`config.mk`:
```
export PLATFORM = sky130hd
export DESIGN_NAME = rotational_cordic
export DESIGN_NICKNAME = rotational_cordic
export VERILOG_FILES = /design/flow/design.v
export SDC_FILE = /design/flow/constraint.sdc
export NUM_CORES = 4
export LEC_CHECK = 0
export ABC_AREA = 1
export CAP_MARGIN = 40
export CORE_ASPECT_RATIO = 1.03
export CORE_MARGIN = 2
export CORE_UTILIZATION = 70
export CTS_CLUSTER_DIAMETER = 362
export GPL_TIMING_DRIVEN = 1
export MAX_ROUTING_LAYER = met5
export MIN_ROUTING_LAYER = met1
export PLACE_DENSITY = 0.6
export SETUP_SLACK_MARGIN = 1.06
export SLEW_MARGIN = 20
```
`constraint.sdc`:
```
create_clock -name core_clock -period 3.4 [get_ports {clk}]
set_input_delay 0.6800 -clock core_clock [delete_from_list [all_inputs] [get_ports {clk}]]
set_output_delay 0.6800 -clock core_clock [all_outputs]
set_load 0.01 [all_outputs]
```
`design.v`:
```
module rotational_cordic_stage #(parameter rot, i, n) (
  output logic signed [n:0] xprime, yprime,
  output logic signed [15:0] theta_out,
  input logic signed [n:0] x, y,
  input logic signed [15:0] theta
);
logic sigma;
assign sigma = theta[15] === 1;
assign theta_out = sigma ? theta + rot : theta - rot;
assign xprime = sigma ? x + (y >>> i) : x - (y >>> i);
assign yprime = sigma ? y - (x >>> i) : y + (x >>> i);
endmodule
module rotational_cordic (
  output logic data_out_rot,
  output logic [15:0] xprime,
  output logic [15:0] yprime,
  input logic [15:0] x,
  input logic [15:0] y,
  input logic [15:0] theta,
  input logic clk, reset, start
);
parameter logic [255:0] rot_lut = {
	16'd12868,	 
	16'd7596,	 
	16'd4014,	 
	16'd2037,	 
	16'd1023,	 
	16'd512,	 
	16'd256,	 
	16'd128,	 
	16'd64,		 
	16'd32,		 
	16'd16,		 
	16'd8,		 
	16'd4,		 
	16'd2,		 
	16'd1,		 
	16'd0		 
};
parameter k = 0.607252935;
parameter int k_scaled = 9949;	 
parameter stages = 16;
parameter n = 16;
logic signed [n:0] r_x[stages], r_y[stages];
logic signed [15:0] r_theta[stages];
logic r_data_out[stages];
assign r_x[0] = {x[15], x};
assign r_y[0] = {y[15], y};
assign r_theta[0] = theta;
assign r_data_out[0] = start;
logic signed [n:0] x_out[stages], y_out[stages];
logic signed [15:0] theta_out[stages];
assign data_out_rot = r_data_out[stages - 1];
logic signed [n:0] x_prime, y_prime;
assign x_prime = x_out[stages - 1] * k_scaled /  (1 << 14);
assign y_prime = y_out[stages - 1] * k_scaled /  (1 << 14);
assign xprime = {x_prime[n], x_prime[n - 2:0]};
assign yprime = {y_prime[n], y_prime[n - 2:0]};
genvar i;
generate
for (i = 0; i < stages - 1; i++)
begin: registers
	always_ff @(posedge clk, posedge reset)
		if (reset)
		begin
			r_x[i + 1] <= 0;
			r_y[i + 1] <= 0;
			r_theta[i + 1] <= 0;
			r_data_out[i + 1] <= 0;
		end
		else
		begin
			r_x[i + 1] <= x_out[i];
			r_y[i + 1] <= y_out[i];
			r_theta[i + 1] <= theta_out[i];
			r_data_out[i + 1] <= r_data_out[i];
		end
end
for (i = 0; i < stages; i++)
begin: calcStages
	rotational_cordic_stage #(.rot(rot_lut[16*(15-i) +: 16]), .i(i), .n(n)) s0 (
		.x(r_x[i]), .y(r_y[i]), .theta(r_theta[i]),
		.xprime(x_out[i]), .yprime(y_out[i]), .theta_out(theta_out[i]), .*
	);
end
endgenerate
endmodule
```
`run.sh`:
```
#!/bin/bash
# the make line also repeats each setting of config.mk as NAME=value (left out here)
make -C /OpenROAD-flow-scripts/flow DESIGN_CONFIG=/design/flow/config.mk WORK_HOME=/design/flow/orfs CLKGATE_MAP_FILE= finish
```
==> flow_summary.yaml, run 1 <==
# yosys + openroad results
yosys:
  avgSynthCellArea_um2: 8.10
  synthArstFlopShare_pct: 100
  yosys_area_um2: 68100
  yosysWarnings: 12
  synthXorXnorAreaFrac_pct: 11.6
  ys_sh_simple_pct: 16.8
  synth-edff-count: 0
  synthAdderAreaFrac_pct: 25.2
  syn_inst: 8405
  aoi_share_pct: 11.4
  muxShareOfSynthArea_pct: 0.0147
  ff_type: "dfrtp_1"
  synthMostInstantiatedCell: "nand2_1"
  top_logic_kind: "adder cells"
  top_cells_by_area: "dfrtp_1 28%, ha_1 18%, nand2_1 9.0%, xor2_1 8.2%, fa_1 7.4%"
  ys_ff: 749
  fp_nets: 9674
  ys_seq_share_pct: 27.5
  synthesis.area_um2: 68100
  largest_area_cell: "dfrtp_1"
  yosys_cells: 8405
  synthTopCellsByCount: "1631 x nand2_1, 1290 x inv_1, 966 x ha_1"
  synth_cell_types: 54
  synth_top_area_share_pct: 27.5
floorplanning:
  fp_util_pct: 70.3
  chip_area_um2: 99800
  fp.dieH_um: 320
  rows: 116
  coreArea_um2: 96800
  fp.dieW_um: 311
  io_pins: 84
global_route:
  grt_overflow: 37
  grt_use_total_pct: 60.8
placed_design:
  dp_hpwl_um: 147000
  routabilityCongestion: 0.990
  portBuffers: 83
  dp_cells: 10300
  place_area_um2: 75100
status:
  status: "did not finish"
  tool.error: "[ERROR GRT-0232] Routing congestion too high. Check the congestion heatmap in the GUI."
  stop_stage: "global routing (5_1_grt)"
clocking:
  cts.sinks: 749
  root_buffer: "clkbuf_16"
  ctsHtreeMaxLevel: 3
  cts_buffer_depth: 3
  cts_buffers: 82
  cts_hold_buffers: 0
## stage by stage
step                      setup TNS [ns]  setup WS (ns)
after detailed placement         -173.85          -5.62
after CTS                        -170.43          -5.53
after floorplan                 -5796.76          -7.55
after global placement           -165.77          -5.35
## layer usage
metal / track usage, % / overflow
met4: 58.2 / 17
met5: 15.1 / 0
met1: 59.4 / 3
met3: 40.1 / 3
met2: 84.3 / 14
## repair_timing
item / CTS
gates cloned: 2
endpoints found under the setup margin: 426
buffers inserted: 133
pin swaps: 304
gates resized: 772
==> run 2, diff against run 1 <==
- ABC_AREA: 1 -> not set
- CAP_MARGIN: 40 -> 20
- CORE_ASPECT_RATIO: 1.03 -> not set
- CORE_UTILIZATION: 70 -> 41
- CTS_CLUSTER_DIAMETER: 362 -> not set
- GPL_TIMING_DRIVEN: 1 -> not set
- MAX_ROUTING_LAYER: met5 -> not set
- MIN_ROUTING_LAYER: met1 -> not set
- PLACE_DENSITY: 0.6 -> not set
- SETUP_SLACK_MARGIN: 1.06 -> not set
- clock period: 3.4 -> 12.7 ns (I/O delays scaled with it)
==> flow_summary.yaml, run 2 <==
# generated from flow reports
setup_path:
  critPathLaunch: "r_y[15][16]"
  required_ns: 10.16
  cp_top_family: "adder cells"
  path_buffers: 12
  rrSetupSlack_ns: 8.37
  slowest_stage: "fa_1"
  critical_path.endpoint: "xprime[15]"
  start_kind: "flop"
  cp.depth: 42
  worstSetupPathType: "reg2out"
  r2r_end: "r_x[7][15]"
  critical_path.max_fanout: 9
  r2r_start: "r_theta[6][15]"
  arrival_ns: 9.77
  cp-end-kind: "output pin"
  slowest_delay_ns: 0.54
  reg2reg_depth: 11
timing:
  hold_viol: 0
  setup_violations: 0
  finalClockSkew_ns: 0.0284
  finalClockPeriodUsage_pct: 97.0
  whs_ns: 0.340
  fin_crit_ns: 12.31
  fmax_mhz: 81.2
  tightest_slew_ns: 0.977
  drv_slew: 0
  max_slew_margin_pct: 34.3
yosys:
  ys_ff: 749
  yosys_area_um2: 66200
  yosys_cells: 7044
  top_logic_kind: "adder cells"
  fp_nets: 8313
  ys_sh_simple_pct: 10.4
  muxShareOfSynthArea_pct: 1.12
  synthMostInstantiatedCell: "ha_1"
  synth_cell_types: 89
  ff_type: "dfrtp_1"
  syn_inst: 7044
  synth_top_area_share_pct: 28.3
  aoi_share_pct: 16.9
  synth-edff-count: 0
  synthAdderAreaFrac_pct: 25.9
  ys_seq_share_pct: 28.3
  avgSynthCellArea_um2: 9.39
  yosysWarnings: 12
  largest_area_cell: "dfrtp_1"
  synthesis.area_um2: 66200
  synthXorXnorAreaFrac_pct: 12.3
  synthArstFlopShare_pct: 100
  top_cells_by_area: "dfrtp_1 28%, ha_1 18%, xnor2_1 9.1%, fa_1 7.6%, a21oi_1 4.6%"
  synthTopCellsByCount: "966 x ha_1, 780 x inv_1, 749 x dfrtp_1"
routing:
  drc: 0
  diodes: 0
  drt-initial-drc-count: 2328
  vias: 49100
  viasPerCell: 5.19
  wl_per_cell_um: 16.1
  wirelength_um: 152000
  drt.antenna.violating_nets: 0
  first_pass_iters: 5
global_route:
  grt_use_total_pct: 18.6
  grt_max_degree: 163
  grt_pass1_wl_um: 251000
  grt_overflow: 0
  antenna_found_initial: 1
  grt_pass1_vias: 49300
clocking:
  cts_tree: "yes"
  ctsHtreeMaxLevel: 3
  cts.sinks: 749
  clk_latency_ns: 0.69
  cts.reportedPaths.clkPinSlew_ns: 0.07
  cts_buffers: 89
  cts_buffer_depth: 3
  root_buffer: "clkbuf_16"
layout:
  fin_cells: 9473
  nNetsFinal: 8507
  syn_to_final_growth_pct: 12.0
worst_hold_path:
  min_to: "r_data_out[15]"
  hp-class: "reg2reg"
  holdPathStages: 0
  min_from: "r_data_out[14]"
placed_design:
  dp_cells: 9269
  dp_hpwl_um: 124000
  portBuffers: 83
  routabilityCongestion: 0.878
floorplanning:
  fp.dieH_um: 406
  io_pins: 84
  fp_util_pct: 41.3
  coreArea_um2: 160000
  rows: 147
  chip_area_um2: 165000
  fp.dieW_um: 406
status:
  status: "timing/DRC/antenna clean"
job:
  warnings: 76
  max-cap-violations: 0
[run 2: metal layers]
layer	global-route usage, %	routed length (µm)	up-vias
li1	-	-	24800
met1	23.1	67700	23500
met2	33.8	76700	721
met3	1.75	4240	208
met4	5.33	3770	0
met5	0	0	-
[run 2: layout make-up]
class                      instances  area, µm²
inverter                         789       2970
tap                             2160       2700
sequential                       749      18700
clock buffer                     116       2540
fill                           15300      86200
multi-input combinational       5399      44500
clock inverter                    50        771
timing repair buffer             210       1870
[run 2: repair_timing]
| action | 4_1_cts | 5_1_grt |
|---|---|---|
| buffers inserted | 13 | 24 |
| setup endpoints to repair | 29 | 30 |
| pin swaps | 12 | 39 |
| hold buffers | 0 | 0 |
| gates resized | 41 | 89 |
[run 2: through the flow]
step / worst slack, ns / TNS [ns] / util (%) / instance area [µm²]
floorplan: -0.107 / -80.42 / - / 66200
global placement: 0.212 / 0 / 43.6 / 70000
detailed placement: 0.0568 / 0 / 43.6 / 70000
CTS: 0.00194 / 0 / 45.9 / 73600
global route: -0.0686 / -0.117 / 46.2 / 74100
finish: 0.385 / 0 / 46.2 / 74100
==> run 3, diff against run 2 <==
- ABC_AREA: not set -> 1
- CAP_MARGIN: 20 -> 40
- CELL_PAD_IN_SITES_GLOBAL_PLACEMENT: not set -> 1
- CORE_UTILIZATION: 41 -> 40
- CTS_CLUSTER_SIZE: not set -> 59
- GPL_ROUTABILITY_DRIVEN: not set -> 0
- HOLD_SLACK_MARGIN: not set -> 0.15
- MIN_ROUTING_LAYER: not set -> met2
- PLACE_DENSITY_LB_ADDON: not set -> 0.07
- SETUP_SLACK_MARGIN: not set -> 0.24
- TNS_END_PERCENT: not set -> 80
- clock period: 12.7 -> 13.0 ns (I/O delays scaled with it)
==> flow_summary.yaml, run 3 <==
# generated from flow reports
yosys:
  synthArstFlopShare_pct: 100
  synthMostInstantiatedCell: "nand2_1"
  yosys_cells: 8405
  fp_nets: 9674
  ys_sh_simple_pct: 16.8
  ys_ff: 749
  synth_top_area_share_pct: 27.5
  largest_area_cell: "dfrtp_1"
  synth_cell_types: 54
  aoi_share_pct: 11.4
  muxShareOfSynthArea_pct: 0.0147
  yosysWarnings: 12
  top_cells_by_area: "dfrtp_1 28%, ha_1 18%, nand2_1 9.0%, xor2_1 8.2%, fa_1 7.4%"
  top_logic_kind: "adder cells"
  ff_type: "dfrtp_1"
  syn_inst: 8405
  avgSynthCellArea_um2: 8.10
  yosys_area_um2: 68100
  synthXorXnorAreaFrac_pct: 11.6
  ys_seq_share_pct: 27.5
  synthesis.area_um2: 68100
  synthTopCellsByCount: "1631 x nand2_1, 1290 x inv_1, 966 x ha_1"
  synth-edff-count: 0
  synthAdderAreaFrac_pct: 25.2
clocking:
  cts_tree: "yes"
  ctsHtreeMaxLevel: 3
  cts_buffer_depth: 3
  root_buffer: "clkbuf_16"
  cts.reportedPaths.clkPinSlew_ns: 0.07
  cts_hold_buffers: 0
  cts_buffers: 91
  clk_latency_ns: 0.75
  cts.sinks: 749
layout:
  fin_cells: 10900
  post-route-util_pct: 44.6
  nNetsFinal: 9849
  syn_to_final_growth_pct: 10.8
  fillCellCount: 17200
timing:
  setup_violations: 0
  final.setup.tns_ns: 0
  drv_slew: 0
  rsz0062_at_grt: "yes"
  whs_ns: 0.342
  finalClockSkew_ns: 0.0411
  hold_viol: 0
  fin_crit_ns: 12.22
  finalClockPeriodUsage_pct: 94.0
  tightest_slew_ns: 0.870
  max_slew_margin_pct: 41.4
  fmax_mhz: 81.8
worst_hold_path:
  holdPathStages: 0
  min_to: "r_theta[14][0]"
  hp-class: "reg2reg"
  min_from: "r_theta[13][0]"
setup_path:
  rrSetupSlack_ns: 8.91
  cp-end-kind: "output pin"
  critical_path.max_fanout: 8
  r2r_start: "r_y[9][9]"
  reg2reg_depth: 17
  start_kind: "flop"
  worstSetupPathType: "reg2out"
  required_ns: 10.40
  path_buffers: 8
  r2r_end: "r_x[10][13]"
  critPathLaunch: "r_y[15][15]"
  slowest_stage: "fa_1"
  cp.depth: 44
  slowest_delay_ns: 0.55
  cp_top_family: "adder cells"
  critical_path.endpoint: "xprime[9]"
  arrival_ns: 9.62
  cpMostUsedCell: "nand2_1"
global_route:
  grt_max_degree: 161
  antenna_found_initial: 2
  grt_pass1_wl_um: 310000
  grt_use_total_pct: 34.2
  grt_pass1_vias: 85700
  grt_overflow: 0
routing:
  first_pass_iters: 10
  wirelength_um: 199000
  viasPerCell: 7.21
  drc: 0
  drt-initial-drc-count: 11100
  drt.antenna.violating_nets: 0
  wl_per_cell_um: 18.3
  vias: 78600
job:
  warnings: 86
  max-cap-violations: 0
floorplanning:
  io_pins: 84
  fp_util_pct: 40.2
  coreArea_um2: 169000
  chip_area_um2: 174000
  fp.dieW_um: 417
  fp.dieH_um: 417
  rows: 151
placed_design:
  dp_cells: 10700
  portBuffers: 83
  dp_hpwl_um: 161000
status:
  status: "timing/DRC/antenna clean"
run 3: area by class of cell:
| type | instances | area, µm² | area share, % |
|---|---|---|---|
| Clock inverter | 42 | 447 | 0.592 |
| Sequential cell | 749 | 18700 | 24.8 |
| Clock buffer | 122 | 2520 | 3.34 |
| Timing Repair Buffer | 142 | 1390 | 1.84 |
| Antenna cell | 22 | 55.1 | 0.0730 |
| Inverter | 1302 | 4900 | 6.49 |
| Multi-Input combinational cell | 6294 | 44600 | 59.1 |
| Tap cell | 2218 | 2780 | 3.68 |
run 3: through the flow:
step                      setup WS [ns]  instance area [µm²]
final                             0.780                75400
after CTS                         0.297                74800
after global placement            0.865                71700
after detailed placement          0.780                71800
after floorplan                   0.133                68100
after global routing              0.180                75400
run 3: repair_timing:
item                                    CTS  global route
endpoints found under the setup margin   16            29
setup buffers                             0            17
pin swaps                                 0            10
cloned                                    0             1
resized                                   8            84
run 3: per-layer routing:
layer  vias up  wire [µm]  global-route usage [%]
met2     20200     105000                    41.6
met5         -       1300                    7.95
met4        46      14600                    5.91
met1     29200          0                       -
met3      1581      78300                    45.1
li1      27600          -                       -
==> run 4, diff against run 3 <==
- CAP_MARGIN: 40 -> 15
- CELL_PAD_IN_SITES_GLOBAL_PLACEMENT: 1 -> not set
- CORE_UTILIZATION: 40 -> 72
- CTS_CLUSTER_DIAMETER: not set -> 221
- CTS_CLUSTER_SIZE: 59 -> 78
- GPL_ROUTABILITY_DRIVEN: 0 -> not set
- HOLD_SLACK_MARGIN: 0.15 -> not set
- MIN_ROUTING_LAYER: met2 -> not set
- PLACE_DENSITY_LB_ADDON: 0.07 -> not set
- SETUP_SLACK_MARGIN: 0.24 -> 2.1
- SLEW_MARGIN: 20 -> 10
- TNS_END_PERCENT: 80 -> not set
- clock period: 13.0 -> 8.8 ns (I/O delays scaled with it)
==> flow_summary.yaml, run 4 <==
# yosys + openroad results
floorplanning:
  fp_util_pct: 72.8
  chip_area_um2: 97000
  fp.dieH_um: 311
  io_pins: 84
  fp.dieW_um: 311
  coreArea_um2: 93500
  rows: 112
yosys:
  ys_seq_share_pct: 27.5
  synth-edff-count: 0
  aoi_share_pct: 11.4
  yosys_cells: 8405
  top_logic_kind: "adder cells"
  syn_inst: 8405
  synth_top_area_share_pct: 27.5
  synthArstFlopShare_pct: 100
  synthMostInstantiatedCell: "nand2_1"
  synth_cell_types: 54
  avgSynthCellArea_um2: 8.10
  fp_nets: 9674
  muxShareOfSynthArea_pct: 0.0147
  top_cells_by_area: "dfrtp_1 28%, ha_1 18%, nand2_1 9.0%, xor2_1 8.2%, fa_1 7.4%"
  synthXorXnorAreaFrac_pct: 11.6
  yosysWarnings: 12
  synthAdderAreaFrac_pct: 25.2
  ys_sh_simple_pct: 16.8
  ys_ff: 749
  yosys_area_um2: 68100
  synthTopCellsByCount: "1631 x nand2_1, 1290 x inv_1, 966 x ha_1"
  largest_area_cell: "dfrtp_1"
  synthesis.area_um2: 68100
  ff_type: "dfrtp_1"
status:
  tool.error: "[ERROR GRT-0232] Routing congestion too high. Check the congestion heatmap in the GUI."
  status: "did not finish"
  stop_stage: "global routing (5_1_grt)"
global_route:
  grt_overflow: 1
  grt_use_total_pct: 47.5
clocking:
  cts_buffer_depth: 3
  ctsHtreeMaxLevel: 1
  cts.sinks: 749
  cts_hold_buffers: 0
  root_buffer: "clkbuf_16"
  cts_buffers: 13
placed_design:
  portBuffers: 83
  routabilityCongestion: 1.03
  dp_hpwl_um: 145000
  dp_cells: 10200
run 4: what timing repair did:
item,4_1_cts
gates resized,476
setup endpoints to repair,32
setup buffers,120
pin swaps,237
run 4: through the flow:
stage / setup TNS (ns) / setup slack [ns] / area [µm²]
after floorplan: -2423.51 / -3.23 / 68200
after global placement: -27.01 / -1.03 / 74000
after detailed placement: -33.63 / -1.23 / 74000
after CTS: -30.53 / -1.30 / 77000
run 4: layer usage:
metal | overflow | GRT usage (%)
met3 | 0 | 19.7
met4 | 1 | 36.2
met1 | 0 | 50.1
met2 | 0 | 74.6
met5 | 0 | 10.7
==> run 5, diff against run 4 <==
- ABC_AREA: 1 -> not set
- CAP_MARGIN: 15 -> 20
- CORE_UTILIZATION: 72 -> 65
- CTS_CLUSTER_DIAMETER: 221 -> not set
- CTS_CLUSTER_SIZE: 78 -> not set
- SETUP_SLACK_MARGIN: 2.1 -> not set
- SLEW_MARGIN: 10 -> 20
- clock period: 8.8 -> 11.3 ns (I/O delays scaled with it)
==> flow_summary.yaml, run 5 <==
# generated from flow reports
status:
  status: "finished with violations"
  check.faults: "negative setup slack"
timing:
  tightest_slew_ns: 1.11
  fin_crit_ns: 11.86
  hold_viol: 0
  whs_ns: 0.326
  finalClockSkew_ns: 0.0565
  drv_slew: 0
  rsz0062_at_grt: "yes"
  finalClockPeriodUsage_pct: 105
  setup_violations: 18
  fmax_mhz: 84.3
  worst_slack_ns: -0.561
  max_slew_margin_pct: 25.4
yosys:
  top_logic_kind: "adder cells"
  ys_sh_simple_pct: 10.4
  synth_cell_types: 89
  ys_ff: 749
  aoi_share_pct: 16.9
  top_cells_by_area: "dfrtp_1 28%, ha_1 18%, xnor2_1 9.1%, fa_1 7.6%, a21oi_1 4.6%"
  synth_top_area_share_pct: 28.3
  synthXorXnorAreaFrac_pct: 12.3
  fp_nets: 8313
  synthArstFlopShare_pct: 100
  synthTopCellsByCount: "966 x ha_1, 780 x inv_1, 749 x dfrtp_1"
  syn_inst: 7044
  avgSynthCellArea_um2: 9.39
  yosysWarnings: 12
  yosys_area_um2: 66200
  synth-edff-count: 0
  synthAdderAreaFrac_pct: 25.9
  ff_type: "dfrtp_1"
  ys_seq_share_pct: 28.3
  synthesis.area_um2: 66200
  synthMostInstantiatedCell: "ha_1"
  muxShareOfSynthArea_pct: 1.12
  largest_area_cell: "dfrtp_1"
  yosys_cells: 7044
setup_path:
  path_buffers: 10
  critical_path.endpoint: "xprime[13]"
  cp-end-kind: "output pin"
  cp_top_family: "adder cells"
  arrival_ns: 9.60
  required_ns: 9.04
  slowest_stage: "fa_1"
  slowest_delay_ns: 0.55
  cp.depth: 41
  r2r_start: "r_theta[14][15]"
  worstSetupPathType: "reg2out"
  critPathLaunch: "r_y[15][16]"
  start_kind: "flop"
  reg2reg_depth: 11
  critical_path.max_fanout: 5
  rrSetupSlack_ns: 7.01
  r2r_end: "r_x[15][15]"
global_route:
  grt_overflow: 0
  antenna_found_initial: 2
  grt_max_degree: 189
  grt_pass1_vias: 51300
  grt_pass1_wl_um: 253000
  grt_use_total_pct: 29.6
floorplanning:
  fp.dieW_um: 323
  coreArea_um2: 101000
  fp_util_pct: 65.2
  rows: 117
  fp.dieH_um: 323
  chip_area_um2: 104000
  io_pins: 84
routing:
  drt-initial-drc-count: 2865
  wirelength_um: 154000
  viasPerCell: 5.74
  wl_per_cell_um: 17.3
  first_pass_iters: 6
  diodes: 0
  vias: 51200
  drt.antenna.violating_nets: 0
  drc: 0
worst_hold_path:
  min_to: "r_theta[8][0]"
  holdPathStages: 0
  min_from: "r_theta[7][0]"
  hp-class: "reg2reg"
placed_design:
  dp_hpwl_um: 123000
  portBuffers: 83
  routabilityCongestion: 0.924
clocking:
  cts.sinks: 749
  cts_buffers: 81
  cts_buffer_depth: 3
  cts_tree: "yes"
  cts.reportedPaths.clkPinSlew_ns: 0.06
  cts_hold_buffers: 0
  root_buffer: "clkbuf_16"
  ctsHtreeMaxLevel: 3
  clk_latency_ns: 0.69
layout:
  syn_to_final_growth_pct: 14.0
  fillCellCount: 7569
  nNetsFinal: 8745
  post-route-util_pct: 74.3
job:
  warnings: 82
  max-cap-violations: 0
run 5: final cells by class:
class / count / area (µm²) / share of cell area, %
flip-flops and latches: 749 / 18700 / 24.9
clock buffers: 113 / 2340 / 3.10
clock inverters: 36 / 638 / 0.846
repair buffers: 456 / 3660 / 4.86
well taps: 1368 / 1710 / 2.27
multi-input cells: 5399 / 45400 / 60.1
inverters: 789 / 2970 / 3.93
run 5: repair_timing:
| action | in CTS | in global routing |
|---|---|---|
| pin swaps | 109 | 121 |
| gates resized | 238 | 147 |
| setup buffers | 42 | 27 |
| gates cloned | 0 | 0 |
| endpoints found under the setup margin | 32 | 32 |
run 5: metrics by stage:
stage               setup TNS [ns]  worst slack (ns)  area (µm²)  instances
global placement             -2.64            -0.418       70800       8697
global route                -14.86            -0.973       75400       8910
CTS                          -3.63            -0.477       74700       8888
detailed placement           -7.81            -0.563       70800       8697
floorplan                  -919.30             -1.23       66300       7044
finish                       -4.59            -0.561       75400       8910
run 5: routing by layer:
metal | vias up | wire length (µm) | GRT usage, %
li1 | 25200 | - | -
met1 | 24700 | 68900 | 39.1
met2 | 963 | 75500 | 52.1
met3 | 260 | 5480 | 2.91
met4 | 0 | 3910 | 7.76
met5 | - | 0 | 0
==> run 6, diff against run 5 <==
- ABC_AREA: not set -> 1
- CAP_MARGIN: 20 -> 40
- CORE_ASPECT_RATIO: not set -> 0.71
- CORE_UTILIZATION: 65 -> 72
- CTS_CLUSTER_DIAMETER: not set -> 211
- CTS_CLUSTER_SIZE: not set -> 22
- GPL_TIMING_DRIVEN: not set -> 1
- MAX_ROUTING_LAYER: not set -> met5
- MIN_ROUTING_LAYER: not set -> met1
- SETUP_SLACK_MARGIN: not set -> -0.88
- clock period: 11.3 -> 8.75 ns (I/O delays scaled with it)
==> flow_summary.yaml, run 6 <==
# generated from flow reports
status:
  status: "finished with violations"
  check.faults: "negative setup slack"
placed_design:
  routabilityCongestion: 0.978
  dp_hpwl_um: 150000
  portBuffers: 83
  dp_slack_ns: -1.34
  dp_cells: 10200
layout:
  nNetsFinal: 10300
  syn_to_final_growth_pct: 14.9
  fin_cells: 10300
  post-route-util_pct: 84.0
clocking:
  cts_buffers: 40
  root_buffer: "clkbuf_16"
  clk_latency_ns: 0.64
  cts.reportedPaths.clkPinSlew_ns: 0.10
  cts_hold_buffers: 0
  cts.sinks: 749
  ctsHtreeMaxLevel: 2
  cts_tree: "yes"
  cts_buffer_depth: 3
routing:
  drt.antenna.violating_nets: 0
  vias: 63400
  drt-initial-drc-count: 7648
  wl_per_cell_um: 20.4
  viasPerCell: 6.15
  drc: 0
  wirelength_um: 210000
  first_pass_iters: 12
yosys:
  top_logic_kind: "adder cells"
  ys_ff: 749
  largest_area_cell: "dfrtp_1"
  synthArstFlopShare_pct: 100
  synthTopCellsByCount: "1631 x nand2_1, 1290 x inv_1, 966 x ha_1"
  synthAdderAreaFrac_pct: 25.2
  yosys_area_um2: 68100
  yosys_cells: 8405
  muxShareOfSynthArea_pct: 0.0147
  syn_inst: 8405
  fp_nets: 9674
  synth_cell_types: 54
  avgSynthCellArea_um2: 8.10
  synthesis.area_um2: 68100
  ff_type: "dfrtp_1"
  synthMostInstantiatedCell: "nand2_1"
  synth_top_area_share_pct: 27.5
  synthXorXnorAreaFrac_pct: 11.6
  ys_sh_simple_pct: 16.8
  ys_seq_share_pct: 27.5
  synth-edff-count: 0
  top_cells_by_area: "dfrtp_1 28%, ha_1 18%, nand2_1 9.0%, xor2_1 8.2%, fa_1 7.4%"
  aoi_share_pct: 11.4
  yosysWarnings: 12
timing:
  hold_viol: 0
  finalClockSkew_ns: 0.0360
  setup_violations: 32
  max_slew_margin_pct: 25.0
  rsz0062_at_grt: "yes"
  fin_crit_ns: 10.78
  worst_slack_ns: -2.03
  tightest_slew_ns: 1.12
  fmax_mhz: 92.8
  drv_slew: 0
  finalClockPeriodUsage_pct: 123
setup_path:
  cp-end-kind: "output pin"
  rrSetupSlack_ns: 4.93
  worstSetupPathType: "reg2out"
  arrival_ns: 9.03
  critPathLaunch: "r_theta[15][15]"
  r2r_end: "r_x[15][13]"
  critical_path.endpoint: "yprime[12]"
  slowest_delay_ns: 0.63
  slowest_stage: "fa_1"
  critical_path.max_fanout: 6
  cpMostUsedCell: "nand2_1"
  cp.depth: 44
  required_ns: 7.00
  path_buffers: 12
  start_kind: "flop"
  reg2reg_depth: 13
  cp_top_family: "adder cells"
  r2r_start: "r_theta[14][15]"
floorplanning:
  fp.dieH_um: 263
  coreArea_um2: 93100
  fp_util_pct: 73.1
  rows: 94
  fp.dieW_um: 369
  io_pins: 84
  chip_area_um2: 97100
global_route:
  antenna_found_initial: 6
  grt_max_degree: 187
  grt_pass1_vias: 61700
  grt_pass1_wl_um: 318000
  grt_overflow: 0
  grt_use_total_pct: 40.3
worst_hold_path:
  min_to: "r_theta[6][7]"
  hp-class: "reg2reg"
  holdPathStages: 0
  min_from: "r_theta[5][7]"
job:
  max-cap-violations: 0
  warnings: 85
run 6: metrics by stage:
| step | hold WS, ns | TNS, ns | instance area, µm² |
|---|---|---|---|
| 6_report | 0.347 | -55.95 | 78200 |
| 3_3_place_gp | 0.332 | -29.10 | 73900 |
| 2_1_floorplan | 0.331 | -2460.80 | 68100 |
| 3_5_place_dp | 0.335 | -36.41 | 74000 |
| 5_1_grt | 0.360 | -62.00 | 78200 |
| 4_1_cts | 0.349 | -30.61 | 77100 |
run 6: cell type report:
type                            count  area [µm²]
Antenna cell                        2        5.00
Clock buffer                       41        1000
Clock inverter                      3        66.3
Fill cell                        5412       14900
Inverter                         1302        4910
Multi-Input combinational cell   6294       46500
Sequential cell                   749       18700
Tap cell                         1248        1560
Timing Repair Buffer              675        5410
run 6: metal layers:
layer	GRT usage, %	vias to the layer above	wire length [µm]
li1	-	28700	-
met1	55.3	29700	82800
met2	63.1	4067	91100
met3	8.63	1016	24400
met4	14.7	6	11600
met5	0	-	29
run 6: what timing repair did:
action                                 in CTS  in global routing
endpoints found under the hold margin       0                  0
pin swaps                                 151                139
gates resized                             362                247
setup endpoints to repair                  32                 32
setup buffers                              96                 34
gates cloned                                2                  0
==> run 7, diff against run 6 <==
- CAP_MARGIN: 40 -> 20
- CORE_ASPECT_RATIO: 0.71 -> not set
- CTS_CLUSTER_DIAMETER: 211 -> 209
- CTS_CLUSTER_SIZE: 22 -> not set
- GPL_TIMING_DRIVEN: 1 -> not set
- MAX_ROUTING_LAYER: met5 -> not set
- MIN_ROUTING_LAYER: met1 -> not set
- SETUP_SLACK_MARGIN: -0.88 -> not set
- clock period: 8.75 -> 10.4 ns (I/O delays scaled with it)
==> flow_summary.yaml, run 7 <==
# generated from flow reports
layout:
  fin_cells: 10000
  nNetsFinal: 9999
  stdcell_area_um2: 76800
  post-route-util_pct: 82.2
  fillCellCount: 5830
  logic_area_um2: 46200
  syn_to_final_growth_pct: 12.9
  register_area_um2: 18700
timing:
  hold_viol: 0
  rsz0062_at_grt: "yes"
  finalClockPeriodUsage_pct: 103
  fin_crit_ns: 10.67
  worst_slack_ns: -0.274
  finalClockSkew_ns: 0.0352
  setup_violations: 30
  whs_ns: 0.342
  max_slew_margin_pct: 27.8
  fmax_mhz: 93.7
  tightest_slew_ns: 1.08
  drv_slew: 0
  final.setup.tns_ns: -4.59
setup_path:
  arrival_ns: 8.59
  start_kind: "flop"
  path_buffers: 9
  reg2reg_depth: 13
  worstSetupPathType: "reg2out"
  critPathLaunch: "r_theta[15][15]"
  slowest_stage: "fa_1"
  r2r_end: "r_x[15][9]"
  required_ns: 8.32
  cp_top_family: "adder cells"
  cp.depth: 47
  cp-end-kind: "output pin"
  rrSetupSlack_ns: 5.95
  critical_path.max_fanout: 5
  slowest_delay_ns: 0.57
  r2r_start: "r_theta[14][15]"
  critical_path.endpoint: "xprime[9]"
placed_design:
  dp_hpwl_um: 142000
  routabilityCongestion: 0.996
  dp_cells: 9811
  place_area_um2: 71200
  portBuffers: 83
  dp_slack_ns: -0.354
routing:
  wl_per_cell_um: 18.7
  wirelength_um: 188000
  drc: 0
  drt.antenna.violating_nets: 0
  drt-initial-drc-count: 5454
  vias: 59600
  first_pass_iters: 6
  viasPerCell: 5.93
yosys:
  synth-edff-count: 0
  aoi_share_pct: 11.4
  synthAdderAreaFrac_pct: 25.2
  syn_inst: 8405
  ys_ff: 749
  avgSynthCellArea_um2: 8.10
  yosys_area_um2: 68100
  yosysWarnings: 12
  top_cells_by_area: "dfrtp_1 28%, ha_1 18%, nand2_1 9.0%, xor2_1 8.2%, fa_1 7.4%"
  synthesis.area_um2: 68100
  ys_seq_share_pct: 27.5
  largest_area_cell: "dfrtp_1"
  ys_sh_simple_pct: 16.8
  synth_top_area_share_pct: 27.5
  synthXorXnorAreaFrac_pct: 11.6
  synth_cell_types: 54
  muxShareOfSynthArea_pct: 0.0147
  synthMostInstantiatedCell: "nand2_1"
  fp_nets: 9674
  synthTopCellsByCount: "1631 x nand2_1, 1290 x inv_1, 966 x ha_1"
  top_logic_kind: "adder cells"
  synthArstFlopShare_pct: 100
  ff_type: "dfrtp_1"
  yosys_cells: 8405
floorplanning:
  coreArea_um2: 93500
  fp.dieW_um: 311
  chip_area_um2: 97000
  rows: 112
  fp.dieH_um: 311
  fp_util_pct: 72.8
  io_pins: 84
clocking:
  clk_latency_ns: 0.67
  cts.sinks: 749
  cts_buffers: 81
  root_buffer: "clkbuf_16"
  cts_buffer_depth: 3
  cts_tree: "yes"
  ctsHtreeMaxLevel: 3
  cts.reportedPaths.clkPinSlew_ns: 0.06
  cts_hold_buffers: 0
job:
  warnings: 85
  max-cap-violations: 0
status:
  status: "finished with violations"
  check.faults: "negative setup slack"
global_route:
  grt_pass1_wl_um: 299000
  grt_use_total_pct: 38.0
  grt_overflow: 0
  grt_max_degree: 167
  antenna_found_initial: 4
  grt_pass1_vias: 60300
worst_hold_path:
  min_from: "r_theta[8][1]"
  holdPathStages: 0
  hp-class: "reg2reg"
  min_to: "r_theta[9][1]"
## run 7: final cells by class
| class | count | area share, % |
|---|---|---|
| timing repair buffer | 301 | 3.32 |
| antenna | 1 | 0.00326 |
| clock buffer | 106 | 3.02 |
| tap | 1254 | 2.04 |
| clock inverter | 37 | 0.731 |
| inverter | 1302 | 6.38 |
| multi-input combinational | 6295 | 60.1 |
| sequential | 749 | 24.4 |
## run 7: what timing repair did
item / in CTS / in global routing
setup endpoints to repair: 32 / 32
pin swaps: 85 / 149
setup buffers: 54 / 35
resized: 259 / 217
cloned: 2 / 1
## run 7: layer usage
layer / routed length, µm / share of wire (%) / global-route usage, %
met3: 12800 / 6.8 / 6.04
met4: 12000 / 6.4 / 21.4
met5: 26 / 0.014 / 0
met1: 70300 / 37 / 44.6
met2: 93000 / 49 / 66.4
==> run 8, diff against run 7 <==
- CAP_MARGIN: 20 -> 0
- CELL_PAD_IN_SITES_GLOBAL_PLACEMENT: not set -> 3
- CORE_UTILIZATION: 72 -> 55
- CTS_CLUSTER_DIAMETER: 209 -> 153
- GPL_TIMING_DRIVEN: not set -> 1
- MAX_ROUTING_LAYER: not set -> met4
- PLACE_DENSITY_LB_ADDON: not set -> 0.09
- SETUP_SLACK_MARGIN: not set -> 4.16
- clock period: 10.4 -> 15.9 ns (I/O delays scaled with it)
==> flow_summary.yaml, run 8 <==
# yosys + openroad results
status:
  tool.error: "[ERROR FLW-0024] Place density exceeds 1.0 (current PLACE_DENSITY_LB_ADDON =  0.09). Please check if the value of  PLACE_DENSITY_LB_ADDON is between 0 and 0.99."
  stop_stage: "global placement without I/O (3_1_place_gp_skip_io)"
  status: "did not finish"
yosys:
  ys_ff: 749
  largest_area_cell: "dfrtp_1"
  synth_top_area_share_pct: 27.5
  top_cells_by_area: "dfrtp_1 28%, ha_1 18%, nand2_1 9.0%, xor2_1 8.2%, fa_1 7.4%"
  synthArstFlopShare_pct: 100
  ys_sh_simple_pct: 16.8
  ys_seq_share_pct: 27.5
  syn_inst: 8405
  synthesis.area_um2: 68100
  yosys_area_um2: 68100
  fp_nets: 9674
  synth-edff-count: 0
  synthMostInstantiatedCell: "nand2_1"
  synthXorXnorAreaFrac_pct: 11.6
  muxShareOfSynthArea_pct: 0.0147
  ff_type: "dfrtp_1"
  synthAdderAreaFrac_pct: 25.2
  synth_cell_types: 54
  top_logic_kind: "adder cells"
  aoi_share_pct: 11.4
  synthTopCellsByCount: "1631 x nand2_1, 1290 x inv_1, 966 x ha_1"
  yosysWarnings: 12
  avgSynthCellArea_um2: 8.10
  yosys_cells: 8405
floorplanning:
  chip_area_um2: 127000
  fp_util_pct: 55.2
  coreArea_um2: 123000
  rows: 129
  fp.dieH_um: 356
  fp.dieW_um: 356
==> run 9, diff against run 8 <==
- CAP_MARGIN: 0 -> 40
- CELL_PAD_IN_SITES_GLOBAL_PLACEMENT: 3 -> not set
- CORE_UTILIZATION: 55 -> 72
- CTS_CLUSTER_DIAMETER: 153 -> not set
- CTS_CLUSTER_SIZE: not set -> 78
- MAX_ROUTING_LAYER: met4 -> met5
- MIN_ROUTING_LAYER: not set -> met1
- PLACE_DENSITY_LB_ADDON: 0.09 -> not set
- SETUP_SLACK_MARGIN: 4.16 -> -0.45
- clock period: 15.9 -> 8.98 ns (I/O delays scaled with it)
==> flow_summary.yaml, run 9 <==
# generated from flow reports
yosys:
  fp_nets: 9674
  synthesis.area_um2: 68100
  yosys_area_um2: 68100
  synth_top_area_share_pct: 27.5
  ys_sh_simple_pct: 16.8
  top_logic_kind: "adder cells"
  avgSynthCellArea_um2: 8.10
  ff_type: "dfrtp_1"
  top_cells_by_area: "dfrtp_1 28%, ha_1 18%, nand2_1 9.0%, xor2_1 8.2%, fa_1 7.4%"
  synth_cell_types: 54
  largest_area_cell: "dfrtp_1"
  syn_inst: 8405
  yosys_cells: 8405
  muxShareOfSynthArea_pct: 0.0147
  synthMostInstantiatedCell: "nand2_1"
  synthArstFlopShare_pct: 100
  synthAdderAreaFrac_pct: 25.2
  synthTopCellsByCount: "1631 x nand2_1, 1290 x inv_1, 966 x ha_1"
  synthXorXnorAreaFrac_pct: 11.6
  aoi_share_pct: 11.4
  yosysWarnings: 12
  ys_seq_share_pct: 27.5
  ys_ff: 749
  synth-edff-count: 0
worst_hold_path:
  hp-class: "reg2reg"
  min_to: "r_data_out[7]"
  min_from: "r_data_out[6]"
  holdPathStages: 0
setup_path:
  critical_path.max_fanout: 6
  slowest_delay_ns: 0.59
  arrival_ns: 8.78
  start_kind: "flop"
  slowest_stage: "fa_1"
  worstSetupPathType: "reg2out"
  critPathLaunch: "r_y[15][16]"
  cpMostUsedCell: "buf_4"
  cp.depth: 50
  r2r_start: "r_theta[14][15]"
  rrSetupSlack_ns: 4.94
  required_ns: 7.18
  critical_path.endpoint: "xprime[3]"
  path_buffers: 22
  cp_top_family: "adder cells"
  reg2reg_depth: 11
  r2r_end: "r_y[15][15]"
  cp-end-kind: "output pin"
routing:
  wl_per_cell_um: 19.6
  wirelength_um: 204000
  drt.antenna.violating_nets: 0
  vias: 62900
  first_pass_iters: 8
  viasPerCell: 6.03
  diodes: 0
  drc: 0
  drt-initial-drc-count: 5926
clocking:
  cts.reportedPaths.clkPinSlew_ns: 0.06
  cts_buffers: 81
  root_buffer: "clkbuf_16"
  cts_tree: "yes"
  clk_latency_ns: 0.67
  cts_buffer_depth: 3
  cts.sinks: 749
  ctsHtreeMaxLevel: 3
placed_design:
  dp_hpwl_um: 148000
  routabilityCongestion: 0.986
  portBuffers: 83
  place_area_um2: 74000
layout:
  post-route-util_pct: 85.6
  syn_to_final_growth_pct: 17.5
  nNetsFinal: 10400
  fillCellCount: 5081
  stdcell_area_um2: 80000
floorplanning:
  coreArea_um2: 93500
  io_pins: 84
  fp_util_pct: 72.8
  fp.dieH_um: 311
  chip_area_um2: 97000
  rows: 112
  fp.dieW_um: 311
global_route:
  grt_pass1_vias: 63300
  grt_overflow: 0
  grt_use_total_pct: 40.3
  grt_pass1_wl_um: 316000
  antenna_found_initial: 8
  grt_max_degree: 189
timing:
  worst_slack_ns: -1.60
  hold_viol: 0
  final.setup.tns_ns: -40.57
  rsz0062_at_grt: "yes"
  tightest_slew_ns: 0.905
  drv_slew: 0
  fin_crit_ns: 10.58
  setup_violations: 32
  max_slew_margin_pct: 39.0
  finalClockSkew_ns: 0.0225
  fmax_mhz: 94.5
  finalClockPeriodUsage_pct: 118
status:
  status: "finished with violations"
  check.faults: "negative setup slack"
job:
  max-cap-violations: 0
  warnings: 83
==> run 9: final cells by class <==
cell class	instances	area (µm²)	area share [%]
multi-input combinational	6294	46500	58.1
sequential	749	18700	23.4
timing repair buffer	687	5610	7.01
inverter	1302	4910	6.13
clock buffer	111	2360	2.95
tap	1254	1570	1.96
clock inverter	30	332	0.414
==> run 9: what timing repair did <==
action,4_1_cts,5_1_grt
buffers inserted,88,23
endpoints found under the setup margin,32,32
pin swaps,163,106
cloned,1,1
resized,450,191
hold buffers,0,0
==> run 9: per-layer routing <==
metal / track usage (%) / routed length [µm] / vias up
met5: 0 / 115 / -
li1: - / - / 28800
met3: 7.69 / 16400 / 1039
met1: 46.6 / 74400 / 29700
met4: 23.3 / 14500 / 16
met2: 69.8 / 98800 / 3223
==> run 9: stage by stage <==
step                      hold slack [ns]  worst slack [ns]  std cells
after floorplan                     0.331             -3.08       8405
after global placement              0.332             -1.03      10200
after detailed placement            0.335             -1.23      10200
after CTS                           0.342             -1.29      10400
after global routing                0.347             -1.85      10400
final                               0.339             -1.60      10400
==> run 10, diff against run 9 <==
- ABC_AREA: 1 -> 0
- CAP_MARGIN: 40 -> 20
- CELL_PAD_IN_SITES_GLOBAL_PLACEMENT: not set -> 3
- CORE_ASPECT_RATIO: not set -> 0.79
- CORE_MARGIN: 2 -> 3
- CORE_UTILIZATION: 72 -> 36
- CTS_CLUSTER_SIZE: 78 -> not set
- GPL_TIMING_DRIVEN: 1 -> 0
- MAX_ROUTING_LAYER: met5 -> not set
- MIN_ROUTING_LAYER: met1 -> not set
- PLACE_DENSITY_LB_ADDON: not set -> 0.12
- SETUP_SLACK_MARGIN: -0.45 -> 3.15
- TNS_END_PERCENT: not set -> 90
- clock period: 8.98 -> 16.5 ns (I/O delays scaled with it)
==> flow_summary.yaml, run 10 <==
# generated from flow reports
timing:
  tightest_slew_ns: 1.09
  whs_ns: 0.341
  setup_violations: 0
  hold_viol: 0
  max_slew_margin_pct: 26.3
  fin_crit_ns: 13.09
  final.setup.tns_ns: 0
  finalClockSkew_ns: 0.0456
  drv_slew: 0
  rsz0062_at_grt: "yes"
  fmax_mhz: 76.4
  finalClockPeriodUsage_pct: 79.3
yosys:
  yosys_area_um2: 66200
  yosysWarnings: 12
  largest_area_cell: "dfrtp_1"
  aoi_share_pct: 16.9
  synthTopCellsByCount: "966 x ha_1, 780 x inv_1, 749 x dfrtp_1"
  synthArstFlopShare_pct: 100
  syn_inst: 7044
  ys_ff: 749
  ff_type: "dfrtp_1"
  fp_nets: 8313
  top_cells_by_area: "dfrtp_1 28%, ha_1 18%, xnor2_1 9.1%, fa_1 7.6%, a21oi_1 4.6%"
  synth-edff-count: 0
  muxShareOfSynthArea_pct: 1.12
  ys_seq_share_pct: 28.3
  ys_sh_simple_pct: 10.4
  avgSynthCellArea_um2: 9.39
  synth_top_area_share_pct: 28.3
  synthAdderAreaFrac_pct: 25.9
  synthXorXnorAreaFrac_pct: 12.3
  top_logic_kind: "adder cells"
  synthesis.area_um2: 66200
  synth_cell_types: 89
  synthMostInstantiatedCell: "ha_1"
  yosys_cells: 7044
layout:
  logic_area_um2: 45600
  syn_to_final_growth_pct: 15.1
  register_area_um2: 18700
  fin_cells: 9844
  nNetsFinal: 8644
  fillCellCount: 18100
global_route:
  antenna_found_initial: 13
  grt_use_total_pct: 18.4
  grt_pass1_wl_um: 280000
  grt_pass1_vias: 50300
  grt_max_degree: 37
  grt_overflow: 0
clocking:
  ctsHtreeMaxLevel: 3
  cts_buffers: 86
  cts_hold_buffers: 0
  clk_latency_ns: 0.73
  cts.sinks: 749
  root_buffer: "clkbuf_16"
  cts_buffer_depth: 3
  cts.reportedPaths.clkPinSlew_ns: 0.07
  cts_tree: "yes"
routing:
  top_layer_used: "met4"
  viasPerCell: 5.06
  vias: 49800
  wl_per_cell_um: 17.6
  first_pass_iters: 5
  dr_wl_met2_um: 69500
  drc: 0
  route.met3.wl_um: 6060
  wirelength_um: 173000
  met1_length_um: 95700
  drt-initial-drc-count: 2644
  drt.antenna.violating_nets: 0
setup_path:
  critical_path.endpoint: "xprime[13]"
  start_kind: "flop"
  path_buffers: 7
  worstSetupPathType: "reg2out"
  cp-end-kind: "output pin"
  critical_path.max_fanout: 5
  reg2reg_depth: 13
  slowest_stage: "or4_4"
  slowest_delay_ns: 0.58
  r2r_end: "r_y[7][15]"
  cp_top_family: "adder cells"
  critPathLaunch: "r_y[15][16]"
  cpMostUsedCell: "fa_1"
  cp.depth: 38
  arrival_ns: 9.79
  r2r_start: "r_theta[6][15]"
  required_ns: 13.20
  rrSetupSlack_ns: 11.96
floorplanning:
  fp.dieH_um: 387
  io_pins: 84
  chip_area_um2: 189000
  coreArea_um2: 182000
  fp_util_pct: 36.3
  fp.dieW_um: 488
  rows: 139
job:
  warnings: 74
  max-cap-violations: 0
worst_hold_path:
  min_to: "r_theta[8][2]"
  min_from: "r_theta[7][2]"
  holdPathStages: 0
  hp-class: "reg2reg"
placed_design:
  dp_cells: 9549
  routabilityCongestion: 0.825
  portBuffers: 83
  dp_hpwl_um: 142000
status:
  status: "timing/DRC/antenna clean"
-- run 10: routing by layer --
metal | up-vias | global-route usage [%]
met3 | 123 | 2.45
met4 | 0 | 2.35
li1 | 25000 | -
met5 | - | 0
met1 | 24100 | 30.0
met2 | 581 | 26.0
-- run 10: stage by stage --
stage	setup WS (ns)	cell area, µm²	util (%)
after floorplan	2.93	66200	-
after global placement	-1.65	70000	38.4
after detailed placement	0.967	70500	38.7
after CTS	3.03	74900	41.1
after global routing	2.92	76100	41.8
final	3.41	76100	41.8
-- run 10: area by class of cell --
cell class                      instances  share of cell area, %
Antenna cell                            5                 0.0164
Inverter                              789                   3.92
Buffer                                107                  0.763
Timing Repair Buffer                  243                   3.10
Clock inverter                         47                  0.682
Tap cell                             2397                   3.94
Sequential cell                       749                   24.6
Clock buffer                          108                   3.12
Multi-Input combinational cell       5399                   59.8
-- run 10: what timing repair did --
action | 4_1_cts | 5_1_grt
endpoints found under the setup margin | 32 | 31
gates resized | 220 | 204
cloned | 0 | 1
setup buffers | 79 | 55
pin swaps | 75 | 119
==> run 11, diff against run 10 <==
- ABC_AREA: 0 -> not set
- CELL_PAD_IN_SITES_GLOBAL_PLACEMENT: 3 -> not set
- CORE_ASPECT_RATIO: 0.79 -> not set
- CORE_MARGIN: 3 -> 2
- CORE_UTILIZATION: 36 -> 67
- GPL_TIMING_DRIVEN: 0 -> not set
- PLACE_DENSITY_LB_ADDON: 0.12 -> not set
- SETUP_SLACK_MARGIN: 3.15 -> not set
- TNS_END_PERCENT: 90 -> not set
- clock period: 16.5 -> 10.4 ns (I/O delays scaled with it)
==> flow_summary.yaml, run 11 <==
# generated from flow reports
yosys:
  synthMostInstantiatedCell: "ha_1"
  synth_cell_types: 89
  ys_ff: 749
  ff_type: "dfrtp_1"
  top_logic_kind: "adder cells"
  muxShareOfSynthArea_pct: 1.12
  synthTopCellsByCount: "966 x ha_1, 780 x inv_1, 749 x dfrtp_1"
  top_cells_by_area: "dfrtp_1 28%, ha_1 18%, xnor2_1 9.1%, fa_1 7.6%, a21oi_1 4.6%"
  synth-edff-count: 0
  fp_nets: 8313
  avgSynthCellArea_um2: 9.39
  synth_top_area_share_pct: 28.3
  synthesis.area_um2: 66200
  synthArstFlopShare_pct: 100
  yosysWarnings: 12
  aoi_share_pct: 16.9
  synthAdderAreaFrac_pct: 25.9
  yosys_area_um2: 66200
  syn_inst: 7044
  ys_seq_share_pct: 28.3
  yosys_cells: 7044
  synthXorXnorAreaFrac_pct: 12.3
  ys_sh_simple_pct: 10.4
  largest_area_cell: "dfrtp_1"
setup_path:
  start_kind: "flop"
  cpMostUsedCell: "ha_4"
  reg2reg_depth: 9
  required_ns: 8.32
  slowest_stage: "fa_1"
  cp_top_family: "adder cells"
  r2r_end: "r_x[10][15]"
  cp.depth: 41
  critical_path.endpoint: "yprime[15]"
  rrSetupSlack_ns: 5.88
  r2r_start: "r_theta[9][15]"
  worstSetupPathType: "reg2out"
  arrival_ns: 9.62
  cp-end-kind: "output pin"
  path_buffers: 6
  slowest_delay_ns: 0.56
  critPathLaunch: "r_x[15][16]"
  critical_path.max_fanout: 5
status:
  status: "finished with violations"
  check.faults: "negative setup slack"
global_route:
  busiest_layer: "met2"
  grt.met1_usage_pct: 39.3
  grt.met2_usage_pct: 55.8
  grt_use_total_pct: 31.3
  grt_overflow: 0
  grt_pass1_wl_um: 262000
  antenna_found_initial: 0
  gr-usage-met3_pct: 3.03
  grt_max_degree: 167
  grt_pass1_vias: 52900
routing:
  drc: 0
  drt-initial-drc-count: 3132
  wirelength_um: 157000
  wl_per_cell_um: 17.4
  first_pass_iters: 5
  drt.antenna.violating_nets: 0
  vias: 52000
  diodes: 0
  viasPerCell: 5.79
floorplanning:
  fp.dieH_um: 318
  fp.dieW_um: 318
  rows: 115
  io_pins: 84
  chip_area_um2: 101000
  coreArea_um2: 98100
  fp_util_pct: 67.4
layout:
  logic_area_um2: 45300
  nNetsFinal: 8909
  fillCellCount: 6765
  syn_to_final_growth_pct: 15.5
  post-route-util_pct: 77.9
  register_area_um2: 18700
worst_hold_path:
  min_from: "r_data_out[10]"
  hp-class: "reg2reg"
  min_to: "r_data_out[11]"
  holdPathStages: 0
clocking:
  cts_hold_buffers: 0
  root_buffer: "clkbuf_16"
  cts.sinks: 749
  ctsHtreeMaxLevel: 3
  cts_tree: "yes"
  cts_buffers: 81
  cts.reportedPaths.clkPinSlew_ns: 0.06
  clk_latency_ns: 0.67
  cts_buffer_depth: 3
timing:
  worst_slack_ns: -1.30
  max_slew_margin_pct: 20.6
  hold_viol: 0
  fin_crit_ns: 11.70
  fmax_mhz: 85.4
  setup_violations: 32
  rsz0062_at_grt: "yes"
  finalClockPeriodUsage_pct: 113
  drv_slew: 0
  finalClockSkew_ns: 0.0414
  tightest_slew_ns: 1.18
placed_design:
  routabilityCongestion: 0.924
  dp_hpwl_um: 125000
  portBuffers: 83
job:
  warnings: 84
  max-cap-violations: 0
## run 11: layout make-up
type                            count  share of cell area, %
Inverter                          789                   3.88
Sequential cell                   749                   24.5
Clock inverter                     32                  0.648
Clock buffer                      117                   3.20
Timing Repair Buffer              620                   6.45
Tap cell                         1287                   2.11
Multi-Input combinational cell   5399                   59.2
## run 11: routing by layer
metal  vias to the layer above  wire length, µm
met5                         -                0
met2                      1095            78600
met1                     25100            66800
li1                      25600                -
met4                         0             6150
met3                       330             5300
## run 11: per-stage QoR
step	hold WS (ns)	instance area (µm²)	setup WS [ns]	TNS (ns)	instances
6_report	0.345	76500	-1.30	-29.78	8993
5_1_grt	0.352	76500	-1.62	-40.19	8993
4_1_cts	0.348	76000	-1.15	-25.64	8973
3_5_place_dp	0.335	72400	-1.05	-23.84	8782
3_3_place_gp	0.331	72400	-0.794	-15.83	8781
2_1_floorplan	0.331	66800	-1.95	-1460.32	7044
## run 11: timing repair
item,CTS,global route
gates resized,226,66
pin swaps,105,90
buffers inserted,44,25
setup endpoints to repair,32,32
hold endpoints to repair,0,0
==> run 12, diff against run 11 <==
- ABC_AREA: not set -> 0
- CELL_PAD_IN_SITES_DETAIL_PLACEMENT: not set -> 2
- CORE_ASPECT_RATIO: not set -> 0.79
- CORE_MARGIN: 2 -> 5
- CORE_UTILIZATION: 67 -> 60
- CTS_CLUSTER_DIAMETER: not set -> 130
- CTS_CLUSTER_SIZE: not set -> 88
- GPL_ROUTABILITY_DRIVEN: not set -> 0
- MAX_ROUTING_LAYER: not set -> met4
- MIN_ROUTING_LAYER: not set -> met1
- PLACE_DENSITY: not set -> 0.42
- clock period: 10.4 -> 10.2 ns (I/O delays scaled with it)
==> flow_summary.yaml, run 12 <==
# yosys + openroad results
yosys:
  largest_area_cell: "dfrtp_1"
  muxShareOfSynthArea_pct: 1.12
  ys_sh_simple_pct: 10.4
  syn_inst: 7044
  yosysWarnings: 12
  ys_ff: 749
  ys_seq_share_pct: 28.3
  synthMostInstantiatedCell: "ha_1"
  synthAdderAreaFrac_pct: 25.9
  aoi_share_pct: 16.9
  synthTopCellsByCount: "966 x ha_1, 780 x inv_1, 749 x dfrtp_1"
  fp_nets: 8313
  synthArstFlopShare_pct: 100
  synthesis.area_um2: 66200
  synth_cell_types: 89
  synth-edff-count: 0
  yosys_cells: 7044
  ff_type: "dfrtp_1"
  yosys_area_um2: 66200
  top_cells_by_area: "dfrtp_1 28%, ha_1 18%, xnor2_1 9.1%, fa_1 7.6%, a21oi_1 4.6%"
  top_logic_kind: "adder cells"
  synthXorXnorAreaFrac_pct: 12.3
  avgSynthCellArea_um2: 9.39
  synth_top_area_share_pct: 28.3
floorplanning:
  rows: 108
  chip_area_um2: 117000
  fp.dieW_um: 384
  coreArea_um2: 110000
  fp_util_pct: 60.3
  io_pins: 84
  fp.dieH_um: 305
status:
  tool.error: "Error: detail_place.tcl, 38 bad optional access"
  status: "did not finish"
  stop_stage: "detailed placement (3_5_place_dp)"
placed_design:
  portBuffers: 83
[run 12: metrics by stage]
step	std cells	worst slack (ns)	hold WS, ns
global placement	8988	-1.06	0.331
floorplan	7044	-2.11	0.331
==> run 13, diff against run 12 <==
- ABC_AREA: 0 -> not set
- CELL_PAD_IN_SITES_DETAIL_PLACEMENT: 2 -> not set
- CORE_ASPECT_RATIO: 0.79 -> not set
- CORE_MARGIN: 5 -> 2
- CORE_UTILIZATION: 60 -> 68
- CTS_CLUSTER_DIAMETER: 130 -> 36
- CTS_CLUSTER_SIZE: 88 -> not set
- GPL_ROUTABILITY_DRIVEN: 0 -> not set
- MAX_ROUTING_LAYER: met4 -> not set
- MIN_ROUTING_LAYER: met1 -> not set
- PLACE_DENSITY: 0.42 -> not set
- SETUP_SLACK_MARGIN: not set -> -0.74
- TNS_END_PERCENT: not set -> 60
- clock period: 10.2 -> 9.82 ns (I/O delays scaled with it)
==> flow_summary.yaml, run 13 <==
# generated from flow reports
status:
  status: "finished with violations"
  check.faults: "negative setup slack"
placed_design:
  dp_cells: 8794
  dp_hpwl_um: 124000
  dp_slack_ns: -1.77
  portBuffers: 83
  routabilityCongestion: 0.916
yosys:
  ys_sh_simple_pct: 10.4
  fp_nets: 8313
  top_logic_kind: "adder cells"
  ys_ff: 749
  synthArstFlopShare_pct: 100
  synth_cell_types: 89
  top_cells_by_area: "dfrtp_1 28%, ha_1 18%, xnor2_1 9.1%, fa_1 7.6%, a21oi_1 4.6%"
  yosys_area_um2: 66200
  synthXorXnorAreaFrac_pct: 12.3
  synth-edff-count: 0
  synthTopCellsByCount: "966 x ha_1, 780 x inv_1, 749 x dfrtp_1"
  avgSynthCellArea_um2: 9.39
  yosys_cells: 7044
  aoi_share_pct: 16.9
  synth_top_area_share_pct: 28.3
  synthMostInstantiatedCell: "ha_1"
  syn_inst: 7044
  muxShareOfSynthArea_pct: 1.12
  ff_type: "dfrtp_1"
  synthAdderAreaFrac_pct: 25.9
  ys_seq_share_pct: 28.3
  synthesis.area_um2: 66200
  yosysWarnings: 12
  largest_area_cell: "dfrtp_1"
routing:
  drc: 0
  drt-initial-drc-count: 3080
  viasPerCell: 5.85
  wl_per_cell_um: 17.6
  first_pass_iters: 6
  vias: 52900
  drt.antenna.violating_nets: 0
  wirelength_um: 160000
layout:
  fin_cells: 9050
  post-route-util_pct: 80.2
  nNetsFinal: 8944
  syn_to_final_growth_pct: 17.0
timing:
  whs_ns: 0.326
  worst_slack_ns: -1.55
  drv_slew: 0
  fin_crit_ns: 11.37
  rsz0062_at_grt: "yes"
  final.setup.tns_ns: -41.24
  max_slew_margin_pct: 22.2
  tightest_slew_ns: 1.15
  fmax_mhz: 87.9
  hold_viol: 0
  setup_violations: 32
  finalClockSkew_ns: 0.0578
  finalClockPeriodUsage_pct: 116
worst_hold_path:
  holdPathStages: 0
  min_from: "r_theta[12][0]"
  hp-class: "reg2reg"
  min_to: "r_theta[13][0]"
floorplanning:
  coreArea_um2: 96600
  fp.dieW_um: 316
  fp_util_pct: 68.5
  fp.dieH_um: 316
  io_pins: 84
  rows: 114
  chip_area_um2: 99800
clocking:
  cts_buffer_depth: 3
  clk_latency_ns: 0.72
  cts_tree: "yes"
  cts_buffers: 115
  root_buffer: "clkbuf_16"
  ctsHtreeMaxLevel: 3
  cts.sinks: 749
  cts.reportedPaths.clkPinSlew_ns: 0.06
setup_path:
  reg2reg_depth: 11
  cp-end-kind: "output pin"
  required_ns: 7.86
  cpMostUsedCell: "ha_4"
  slowest_stage: "fa_2"
  start_kind: "flop"
  worstSetupPathType: "reg2out"
  r2r_end: "r_x[6][15]"
  slowest_delay_ns: 0.55
  cp.depth: 40
  critPathLaunch: "r_x[15][15]"
  critical_path.endpoint: "yprime[14]"
  arrival_ns: 9.41
  path_buffers: 9
  rrSetupSlack_ns: 5.44
  critical_path.max_fanout: 7
  r2r_start: "r_theta[5][15]"
  cp_top_family: "adder cells"
job:
  max-cap-violations: 0
  warnings: 88
global_route:
  grt_pass1_wl_um: 264000
  grt_use_total_pct: 32.3
  grt_pass1_vias: 54300
  grt_max_degree: 163
  antenna_found_initial: 3
  grt_overflow: 0
[run 13: repair_timing]
item                                    CTS  global route
buffers inserted                         20            25
endpoints found under the setup margin   32            32
hold buffers                              0             0
pin swaps                               104           108
resized                                 228           122
[run 13: per-layer routing]
metal | track usage (%) | share of wire, %
met2 | 57.6 | 50
met3 | 3.87 | 4.3
met5 | 0 | 0.0075
met1 | 40.5 | 42
met4 | 10.9 | 3.2
[run 13: cell type report]
| class | instances | area [µm²] |
|---|---|---|
| diodes | 1 | 2.50 |
| clock buffers | 133 | 3070 |
| clock inverters | 82 | 1050 |
| fillers | 6293 | 19100 |
| inverters | 789 | 2970 |
| multi-input cells | 5399 | 45100 |
| flip-flops and latches | 749 | 18700 |
| well taps | 1276 | 1600 |
| repair buffers | 621 | 4860 |
[run 13: per-stage QoR]
stage               area [µm²]
floorplan                66200
CTS                      76700
global placement         72000
detailed placement       72000
global route             77400
finish                   77400
